==> inputs of lagoon <==
==> flow/design.v (excerpt) <==
module hopselection(
clk_6M, rstz, p_033us,
regi_isMaster,
ps_pagerespTO,
fk_page,
scancase,
m_half_tslot_p,
connsnewslave, connsnewmaster,
txbit_period, rxbit_period,
fkset_p,   
psackfhs, pagetxfhs, pagetmp, pagerxackfhs ,
corre_threshold,
psrxfhs_succ_p,
psrxfhs,
pstxid,
m_tslot_p, ms_tslot_p,
ps_N_incr_p,
pageAB_2Npage_count, 
Atrain,
regi_interlace_offset, regi_page_k_nudge,
regi_AFH_mode,
regi_AFH_N, regi_AFH_channel_map,
ps, gips, is, giis, page, inquiry, mpr, spr, ir, conns,
prs_clock_frozen, prm_clock_frozen,
CLK, CLKE, CLKN, BD_ADDR,
counter_isFHS,
fk,
fk_chg_p, fk_chg_p_ff,
fk_pstxid
);
make LEC_CHECK=0 ABC_AREA=1 CAP_MARGIN=20 CORE_MARGIN=2 CORE_UTILIZATION=71 CTS_CLUSTER_DIAMETER=50 CTS_CLUSTER_SIZE=40 HOLD_SLACK_MARGIN=0.28 SLEW_MARGIN=20 finish   # period 12.8 ns
run.sh (not shown) runs the stock make flow with config.mk's settings and CLKGATE_MAP_FILE=.
==> pepper (differences from lagoon) <==
Settings changed: CORE_UTILIZATION 71 to 72, CTS_CLUSTER_DIAMETER 50 to 142, CTS_CLUSTER_SIZE 40 to 99, HOLD_SLACK_MARGIN 0.28 to default, PLACE_DENSITY from default to 0.6.
==> flow/constraint.sdc (replaced) <==
create_clock -name core_clock -period 21.1 [get_ports {clk_6M}]
set_input_delay 4.2200 -clock core_clock [delete_from_list [all_inputs] [get_ports {clk_6M}]]
set_output_delay 4.2200 -clock core_clock [all_outputs]
set_load 0.01 [all_outputs]
==> indigo (differences from lagoon) <==
Settings changed: CORE_UTILIZATION 71 to 69, CTS_CLUSTER_DIAMETER 50 to 260, CTS_CLUSTER_SIZE 40 to 98, HOLD_SLACK_MARGIN 0.28 to default, PLACE_DENSITY from default to 0.37.
==> flow/constraint.sdc (replaced) <==
create_clock -name core_clock -period 14.7 [get_ports {clk_6M}]
set_input_delay 2.9400 -clock core_clock [delete_from_list [all_inputs] [get_ports {clk_6M}]]
set_output_delay 2.9400 -clock core_clock [all_outputs]
set_load 0.01 [all_outputs]
==> results.sh <==
# yosys + openroad results
export IMPL_dp_cells=3318
export IMPL_met2_usage=1.050
export IMPL_first_error="[ERROR GRT-0116] Global routing finished with congestion. Check the congestion regions in the DRC Viewer."
export IMPL_use_met1=0.8673
export IMPL_use_met3=0.7512
export IMPL_gp_congestion=1.042
export IMPL_outcome="stopped before the end"
export IMPL_rows=57
export IMPL_stop_stage="global routing"
The numbers above come from lagoon.

==> results.sh <==
# yosys + openroad results
export IMPL_stop_stage="global routing"
export IMPL_use_met1=0.7810
export IMPL_first_error="[ERROR GRT-0232] Routing congestion too high. Check the congestion heatmap in the GUI."
export IMPL_gp_congestion=0.9814
export IMPL_outcome="stopped before the end"
The numbers above come from indigo.

==> results.sh <==
# implementation run metrics
export IMPL_outcome="finished clean"
export IMPL_gp_congestion=0.9964
export IMPL_rows=56
export IMPL_met2_usage=0.7449
export IMPL_use_met1=0.4857
export IMPL_dp_cells=3039
The numbers above come from pepper.


* * *

==> run a <==
Starting RTL as in the previous note.
clock: 15.4 ns
lec_check: 0
abc_area: 1
cap_margin: 20
core_margin: 2
core_utilization: 70
cts_cluster_diameter: 234
cts_cluster_size: 72
max_routing_layer: met4
place_density: 0.65
slew_margin: 20
tns_end_percent: 5
==> run b (differences from run a) <==
- CORE_UTILIZATION: 70 -> 66
- CTS_CLUSTER_DIAMETER: 234 -> 226
- CTS_CLUSTER_SIZE: 72 -> unset
- HOLD_SLACK_MARGIN: unset -> 0.28
- MAX_ROUTING_LAYER: met4 -> unset
- PLACE_DENSITY: 0.65 -> unset
- TNS_END_PERCENT: 5 -> unset
==> flow/constraint.sdc (replaced) <==
create_clock -name core_clock -period 12.8 [get_ports {clk_6M}]
set_input_delay 2.5600 -clock core_clock [delete_from_list [all_inputs] [get_ports {clk_6M}]]
set_output_delay 2.5600 -clock core_clock [all_outputs]
set_load 0.01 [all_outputs]
==> run c (differences from run a) <==
- CORE_UTILIZATION: 70 -> 62
- CTS_CLUSTER_DIAMETER: 234 -> unset
- CTS_CLUSTER_SIZE: 72 -> 98
- MAX_ROUTING_LAYER: met4 -> unset
- PLACE_DENSITY: 0.65 -> 0.6
- TNS_END_PERCENT: 5 -> unset
==> flow/constraint.sdc (replaced) <==
create_clock -name core_clock -period 30.4 [get_ports {clk_6M}]
set_input_delay 6.0800 -clock core_clock [delete_from_list [all_inputs] [get_ports {clk_6M}]]
set_output_delay 6.0800 -clock core_clock [all_outputs]
set_load 0.01 [all_outputs]
==> impl_table.tex <==
% Implementation results table
\begin{tabular}{lr}
\hline
Metric & Value \\
\hline
\multicolumn{2}{l}{\textbf{Finish}} \\
Area delta synth->final & 18.54\% \\
\multicolumn{2}{l}{\textbf{Run status}} \\
Result of the run & complete, no violations \\
\multicolumn{2}{l}{\textbf{Worst setup path}} \\
Delay-heaviest family, CP & AND-OR/OR-AND gates \\
\multicolumn{2}{l}{\textbf{Clock network}} \\
Insertion Delay late pin & 0.44 ns \\
\multicolumn{2}{l}{\textbf{Floorplanning}} \\
Die extent in y & 171.0 um \\
\multicolumn{2}{l}{\textbf{Power and ir drop}} \\
Worst vdd rail ir drop & 0.08483 mV \\
P\_comb & 964 uW \\
\multicolumn{2}{l}{\textbf{STA}} \\
Tightest hold margin & 0.4695 ns \\
Worst slew slack as a fraction of its limit & 0.1844 \\
\multicolumn{2}{l}{\textbf{Routing}} \\
Violation tally from detailed-route iteration zero & 1339 \\
Routed length on met2 & 23.47 mm \\
\hline
\end{tabular}
That was run c.
==> impl_table.tex <==
% Implementation results table
\begin{tabular}{lr}
\hline
Metric & Value \\
\hline
\multicolumn{2}{l}{\textbf{Power and ir drop}} \\
P\_comb & 3550 uW \\
\multicolumn{2}{l}{\textbf{Run status}} \\
Result of the run & finished with violations \\
Violated checks & negative setup slack \\
\multicolumn{2}{l}{\textbf{Clock network}} \\
Insertion Delay late pin & 0.49 ns \\
\multicolumn{2}{l}{\textbf{Floorplanning}} \\
Die extent in y & 165.8 um \\
\multicolumn{2}{l}{\textbf{STA}} \\
Tightest hold margin & 0.4775 ns \\
Crit path setup slack, layout & -2.023 ns \\
Worst slew slack as a fraction of its limit & 0.1740 \\
Count of endpoints failing setup in the final report & 7 \\
\multicolumn{2}{l}{\textbf{Routing}} \\
Routed length on met2 & 32.28 mm \\
\hline
\end{tabular}
That was run b.
==> impl_table.tex <==
% Implementation results table
\begin{tabular}{lr}
\hline
Metric & Value \\
\hline
\multicolumn{2}{l}{\textbf{Run status}} \\
Result of the run & finished with violations \\
Violated checks & negative setup slack \\
\multicolumn{2}{l}{\textbf{Worst setup path}} \\
Delay-heaviest family, CP & adder cells \\
Critical path capture point type & primary output \\
\multicolumn{2}{l}{\textbf{STA}} \\
Crit path setup slack, layout & -0.3995 ns \\
Worst slew slack as a fraction of its limit & 0.2896 \\
Tightest hold margin & 0.5071 ns \\
Count of endpoints failing setup in the final report & 7 \\
\multicolumn{2}{l}{\textbf{Synth}} \\
Chip area estimate from yosys synthesis & 17280 um2 \\
Proportion of netlist area held by the largest area contributor & 0.2418 \\
\multicolumn{2}{l}{\textbf{Floorplanning}} \\
Die extent in y & 161.1 um \\
\multicolumn{2}{l}{\textbf{Power and ir drop}} \\
P\_comb & 2540 uW \\
Worst vdd rail ir drop & 0.4615 mV \\
\multicolumn{2}{l}{\textbf{Placement}} \\
Detailed-placement wirelength estimate & 42.37 mm \\
\multicolumn{2}{l}{\textbf{Clock network}} \\
Insertion Delay late pin & 0.45 ns \\
\hline
\end{tabular}
That was run a.

* * *

==> job 1988 <==
Starting RTL as in the previous note.
Design hopselection, start of the top module:
module hopselection(
clk_6M, rstz, p_033us,
regi_isMaster,
ps_pagerespTO,
fk_page,
scancase,
m_half_tslot_p,
connsnewslave, connsnewmaster,
txbit_period, rxbit_period,
fkset_p,   
psackfhs, pagetxfhs, pagetmp, pagerxackfhs ,
corre_threshold,
psrxfhs_succ_p,
psrxfhs,
pstxid,
m_tslot_p, ms_tslot_p,
ps_N_incr_p,
pageAB_2Npage_count, 
Atrain,
regi_interlace_offset, regi_page_k_nudge,
regi_AFH_mode,
regi_AFH_N, regi_AFH_channel_map,
ps, gips, is, giis, page, inquiry, mpr, spr, ir, conns,
prs_clock_frozen, prm_clock_frozen,
CLK, CLKE, CLKN, BD_ADDR,
counter_isFHS,
fk,
fk_chg_p, fk_chg_p_ff,
fk_pstxid
);
make LEC_CHECK=0 ABC_AREA=1 CAP_MARGIN=10 CORE_MARGIN=2 CORE_UTILIZATION=72 CTS_CLUSTER_DIAMETER=396 CTS_CLUSTER_SIZE=52 PLACE_DENSITY=0.6 SETUP_SLACK_MARGIN=3.84 SLEW_MARGIN=20 finish   # period 13.2 ns
==> inputs of job 1612, as changes to job 1988 <==
==> flow/config.mk (replaced) <==
export PLATFORM = sky130hd
export DESIGN_NAME = hopselection
export DESIGN_NICKNAME = hopselection
export VERILOG_FILES = /design/flow/design.v
export SDC_FILE = /design/flow/constraint.sdc
export NUM_CORES = 4
export LEC_CHECK = 0
export CAP_MARGIN = 20
export CORE_MARGIN = 2
export CORE_UTILIZATION = 12
export PLACE_DENSITY = 0.6
export SLEW_MARGIN = 20
==> flow/constraint.sdc (replaced) <==
create_clock -name core_clock -period 30.4 [get_ports {clk_6M}]
set_input_delay 6.0800 -clock core_clock [delete_from_list [all_inputs] [get_ports {clk_6M}]]
set_output_delay 6.0800 -clock core_clock [all_outputs]
set_load 0.01 [all_outputs]
==> GITHUB_STEP_SUMMARY <==
### Flow metrics

| Metric | Value |
|---|---|
| Yosys stat chip area | 17610 um2 |
| Xor/xnor share | 10.59% |
| Synth top cell by count | dfrtp_1 |
| Synth area leaders | dfrtp_1, ha_1, xnor2_1 |
| Syn nets | 2404 |
| Top non-seq family | AND-OR/OR-AND gates |
| Pre-CTS setup slack | 5061 ps |
| Vert. Die Dim | 387.0 um |
| Cell Type Count | 94 |
| Simple share | 16.69% |
| Number of standard cells reported by yosys | 1974 |
| HPWL Detailed | 48250 um |
| Chip area | 149800 um2 |
| Status | complete, no violations |
| Compound Share, Synth | 17.06% |
| Cell Rows | 140 |
| Post-Syn Instances | 1974 |
Source of the figures above: job 1612

==> GITHUB_STEP_SUMMARY <==
### Metrics collected by this job

| Metric | Value |
|---|---|
| HPWL Detailed | 50150 um |
| Syn nets | 2964 |
| Top non-seq family | simple AND/OR/NAND/NOR gates |
| Cell Rows | 56 |
| Compound Share, Synth | 15.34% |
| Pre-CTS setup slack | -2167 ps |
| Number of standard cells reported by yosys | 2534 |
| Chip area | 25260 um2 |
| Yosys stat chip area | 17280 um2 |
| Top_reg_cell synth | dfrtp_1 |
| Xor/xnor share | 7.464% |
| Post-Syn Instances | 2534 |
| Status | aborted with a tool error |
| Top post-synthesis cells by count | nand2_1, inv_1, nand3_1 |
| Synth area leaders | dfrtp_1, nand2_1, ha_1 |
| Vert. Die Dim | 158.9 um |
| Last stage | clock tree synthesis |
| First Err | [ERROR DPL-0033] detailed placement checks failed during check placement. |
Source of the figures above: job 1988


* * *

==> inputs of trial 3 <==
Starting RTL as in the previous note.
clock: 21.1 ns
lec_check: 0
abc_area: 1
cap_margin: 20
core_margin: 2
core_utilization: 72
cts_cluster_diameter: 142
cts_cluster_size: 99
place_density: 0.42
setup_slack_margin: 1.16
slew_margin: 20
tns_end_percent: 15
==> inputs of trial 4, as changes to trial 3 <==
Settings changed: ABC_AREA 1 to not set, CORE_UTILIZATION 72 to 18, CTS_CLUSTER_DIAMETER 142 to not set, CTS_CLUSTER_SIZE 99 to not set, GPL_ROUTABILITY_DRIVEN set to 0, PLACE_DENSITY 0.42 to 0.6, SETUP_SLACK_MARGIN 1.16 to not set, TNS_END_PERCENT 15 to 55.
==> flow/constraint.sdc (replaced) <==
create_clock -name core_clock -period 25.0 [get_ports {clk_6M}]
set_input_delay 5.0000 -clock core_clock [delete_from_list [all_inputs] [get_ports {clk_6M}]]
set_output_delay 5.0000 -clock core_clock [all_outputs]
set_load 0.01 [all_outputs]
==> inputs of trial 44, as changes to trial 3 <==
Settings changed: ABC_AREA 1 to not set, CORE_UTILIZATION 72 to 58, CTS_CLUSTER_DIAMETER 142 to not set, CTS_CLUSTER_SIZE 99 to not set, PLACE_DENSITY 0.42 to not set, SETUP_SLACK_MARGIN 1.16 to not set, TNS_END_PERCENT 15 to not set.
==> flow/constraint.sdc (replaced) <==
create_clock -name core_clock -period 12.8 [get_ports {clk_6M}]
set_input_delay 2.5600 -clock core_clock [delete_from_list [all_inputs] [get_ports {clk_6M}]]
set_output_delay 2.5600 -clock core_clock [all_outputs]
set_load 0.01 [all_outputs]
==> inputs of build 66, as changes to trial 3 <==
Settings changed: ABC_AREA 1 to not set, CORE_UTILIZATION 72 to 40, CTS_CLUSTER_DIAMETER 142 to not set, CTS_CLUSTER_SIZE 99 to not set, PLACE_DENSITY 0.42 to 0.6, SETUP_SLACK_MARGIN 1.16 to not set, TNS_END_PERCENT 15 to not set.
==> flow/constraint.sdc (replaced) <==
create_clock -name core_clock -period 23.1 [get_ports {clk_6M}]
set_input_delay 4.6200 -clock core_clock [delete_from_list [all_inputs] [get_ports {clk_6M}]]
set_output_delay 4.6200 -clock core_clock [all_outputs]
set_load 0.01 [all_outputs]
==> results <==
| item | trial 4 | trial 44 | build 66 | trial 3 |
|---|---|---|---|---|
| Run status | finished clean | finished with violations | finished clean | finished clean |
| Violated checks | - | setup timing | - | - |
| Fraction of the mapped netlist area in adder cells | 13.69% | 13.69% | 13.69% | 13.94% |
| Routed length on met3 | 3420 um | 3625 um | 2725 um | 5704 um |
| FP Util | 18.18% | 59.09% | 40.69% | 73.41% |
| Worst clock skew | 9.557 ps | 9.567 ps | 9.925 ps | 10.50 ps |
| Crit share post-route | 93.98% | 121.4% | 94.17% | 91.06% |
| Leakage power total | 8.732 nW | 11.09 nW | 8.704 nW | 10.28 nW |
| Post-Syn Area per Cell | 8.919 um2 | 8.919 um2 | 8.919 um2 | 6.820 um2 |
| Worst VDD drop | 0.1811 mV | 0.2834 mV | 0.1920 mV | 0.2956 mV |
| Met1 routing resource usage after global routing | 13.73% | 44.06% | 27.14% | 48.57% |
| Met3 track demand over resource | 2.387% | 4.412% | 3.500% | 8.205% |
| Total power of the final layout | 0.001820 W | 0.004654 W | 0.001939 W | 0.002081 W |
| Cell area reported after detailed placement | 0.02137 mm2 | 0.02332 mm2 | 0.02047 mm2 | 0.01980 mm2 |
| Power density of the placed cells | 82.83 mW/mm2 | 187.2 mW/mm2 | 92.09 mW/mm2 | 101.7 mW/mm2 |
| Hold WS | 467.5 ps | 481.9 ps | 477.3 ps | 467.9 ps |
| Max layer used | met5 | met4 | met5 | met4 |
| Cell Type Count | 94 | 94 | 94 | 59 |
| Post-detailed-routing wire length | 51570 um | 57430 um | 48300 um | 55130 um |

* * *

==> job 1717: inputs <==
Starting RTL as in the previous note.
## hopselection
module hopselection(
clk_6M, rstz, p_033us,
regi_isMaster,
ps_pagerespTO,
fk_page,
scancase,
m_half_tslot_p,
connsnewslave, connsnewmaster,
txbit_period, rxbit_period,
fkset_p,   
psackfhs, pagetxfhs, pagetmp, pagerxackfhs ,
corre_threshold,
psrxfhs_succ_p,
psrxfhs,
pstxid,
m_tslot_p, ms_tslot_p,
ps_N_incr_p,
pageAB_2Npage_count, 
Atrain,
regi_interlace_offset, regi_page_k_nudge,
regi_AFH_mode,
regi_AFH_N, regi_AFH_channel_map,
ps, gips, is, giis, page, inquiry, mpr, spr, ir, conns,
prs_clock_frozen, prm_clock_frozen,
CLK, CLKE, CLKN, BD_ADDR,
counter_isFHS,
fk,
fk_chg_p, fk_chg_p_ff,
fk_pstxid
);
input clk_6M, rstz, p_033us;
input regi_isMaster;
input ps_pagerespTO;
input fk_page;
input scancase;
input m_half_tslot_p;
input connsnewslave, connsnewmaster;
input txbit_period, rxbit_period;
input fkset_p;   
input psackfhs, pagetxfhs, pagetmp, pagerxackfhs ;
input corre_threshold;
wire [5:0] counter_clkN1;
wire [5:0] counter_clkE1;
input psrxfhs_succ_p;
input psrxfhs;
input pstxid;
input m_tslot_p, ms_tslot_p;
input ps_N_incr_p;
input [3:0] pageAB_2Npage_count;
input Atrain;
input [4:0] regi_interlace_offset, regi_page_k_nudge;
input regi_AFH_mode;
input [6:0] regi_AFH_N;
input [79:0] regi_AFH_channel_map;
input ps, gips, is, giis, page, inquiry, mpr, spr, ir, conns;
input prs_clock_frozen, prm_clock_frozen;
input [27:0] CLK, CLKE, CLKN, BD_ADDR;
input [4:0] counter_isFHS;
output [6:0] fk;
output fk_chg_p, fk_chg_p_ff;
output fk_pstxid;
wire [4:0] Xprm, Xir, Xprs;
wire [4:0] X;
wire Y1;
wire [5:0] Y2;
wire [4:0] A;
wire [3:0] B;
wire [4:0] C;
wire [8:0] D;
wire [6:0] E, F, Fprime;
wire fk_connsnewslave, fk_connsnewmaster;
wire fk_conns = conns | fk_connsnewslave | fk_connsnewmaster;
wire [27:0] fk_CLK = fk_conns ? CLK + 1'b1 : CLK;
wire [27:0] fk_CLKE = CLKE + 1'b1;
wire [27:0] fk_CLKN = CLKN + 1'b1;
hopctrlwd hopctrlwd_u(
.clk_6M               (clk_6M               ), 
.rstz                 (rstz                 ), 
.p_033us              (p_033us              ),
  ...
make LEC_CHECK=0 CAP_MARGIN=0 CORE_MARGIN=9 CORE_UTILIZATION=28 CTS_CLUSTER_DIAMETER=375 MAX_ROUTING_LAYER=met5 PLACE_DENSITY_LB_ADDON=0.01 SETUP_SLACK_MARGIN=2.53 SLEW_MARGIN=20 finish   # period 35.9 ns
==> job 5708: changes against job 1717 <==
CAP_MARGIN = 20   (was 0)
CORE_MARGIN = 2   (was 9)
CORE_UTILIZATION = 43   (was 28)
CTS_CLUSTER_DIAMETER = not set   (was 375)
MAX_ROUTING_LAYER = not set   (was met5)
PLACE_DENSITY = 0.6   (was not set)
PLACE_DENSITY_LB_ADDON = not set   (was 0.01)
SETUP_SLACK_MARGIN = not set   (was 2.53)
==> flow/constraint.sdc (replaced) <==
create_clock -name core_clock -period 23.1 [get_ports {clk_6M}]
set_input_delay 4.6200 -clock core_clock [delete_from_list [all_inputs] [get_ports {clk_6M}]]
set_output_delay 4.6200 -clock core_clock [all_outputs]
set_load 0.01 [all_outputs]
==> job 6292: changes against job 1717 <==
ABC_AREA = 1   (was not set)
CAP_MARGIN = 20   (was 0)
CORE_MARGIN = 2   (was 9)
CORE_UTILIZATION = 69   (was 28)
CTS_CLUSTER_DIAMETER = 260   (was 375)
CTS_CLUSTER_SIZE = 98   (was not set)
MAX_ROUTING_LAYER = not set   (was met5)
PLACE_DENSITY = 0.84   (was not set)
PLACE_DENSITY_LB_ADDON = not set   (was 0.01)
SETUP_SLACK_MARGIN = not set   (was 2.53)
==> flow/constraint.sdc (replaced) <==
create_clock -name core_clock -period 14.2 [get_ports {clk_6M}]
set_input_delay 2.8400 -clock core_clock [delete_from_list [all_inputs] [get_ports {clk_6M}]]
set_output_delay 2.8400 -clock core_clock [all_outputs]
set_load 0.01 [all_outputs]
==> summary of the runs <==
Flip-flop count is the same in job 1717 and job 5708. Against job 5708, the area after synthesis of job 6292 is lower by about 1.8%. Job 1717 finished with timing, DRC and antenna clean. Job 6292 died in global routing (5_1_grt) with GRT-0116. Job 5708 produced a clean layout. Of job 1717 and job 5708, job 5708 has the higher sequential power (gap about 35%, measured against job 5708). Between job 1717 and job 5708, the lower hold slack is in job 1717 (gap 0.0096 ns). In job 1717 the combinational power is smaller than in job 5708, by about 34%. In critical path depth, job 5708 and job 1717 do not differ. Between job 1717 and job 5708, the lower first-iteration DRC count is in job 1717 (gap about 19%, measured against job 5708).
==> figures <==
| quantity | job 5708 | job 1717 | job 6292 |
|---|---|---|---|
| Result of the run | complete, no violations | complete, no violations | did not finish |
| Last stage reached | - | - | global routing (5_1_grt) |
| Depth of the critical timing path with buffers and inverters included | 48 | 48 | - |
| Total core area | 0.0406 mm^2 | 0.0619 mm^2 | 0.0245 mm^2 |
| Worst reg2reg path endpoint | hopctrlwd_u.mod79_Fprime.op_dividend[47] | hopctrlwd_u.mod79_Fprime.op_dividend[36] | - |
| Post-synthesis area per instance | 8.92 um^2 | 8.92 um^2 | 6.82 um^2 |
| Summed instance area of the synthesized netlist | 0.0176 mm^2 | 0.0176 mm^2 | 0.0173 mm^2 |
| Largest Pwr Group | combinational cells | combinational cells | - |
| Floorplan net count | 2404 | 2404 | 2964 |
| Area of the die | 0.0426 mm^2 | 0.0722 mm^2 | 0.0263 mm^2 |
| Seq. pwr | 0.000308 W | 0.000199 W | - |
| Internal reg-to-reg setup slack | 19.70 ns | 32.36 ns | - |
| DRC Markers | 0 | 0 | - |
| Flop count | 169 | 169 | - |
| Hold Crit Start | hopctrlwd_u.k_offset_frozen[3] | hopctrlwd_u.k_offset_frozen[3] | - |
| Final GP Congestion | 0.911 | 0.826 | 1.04 |
| Share of synthesized cell area in and, or, nand and nor gates | 16.7% | 16.7% | 26.9% |
Power and IR drop assume default switching activity.
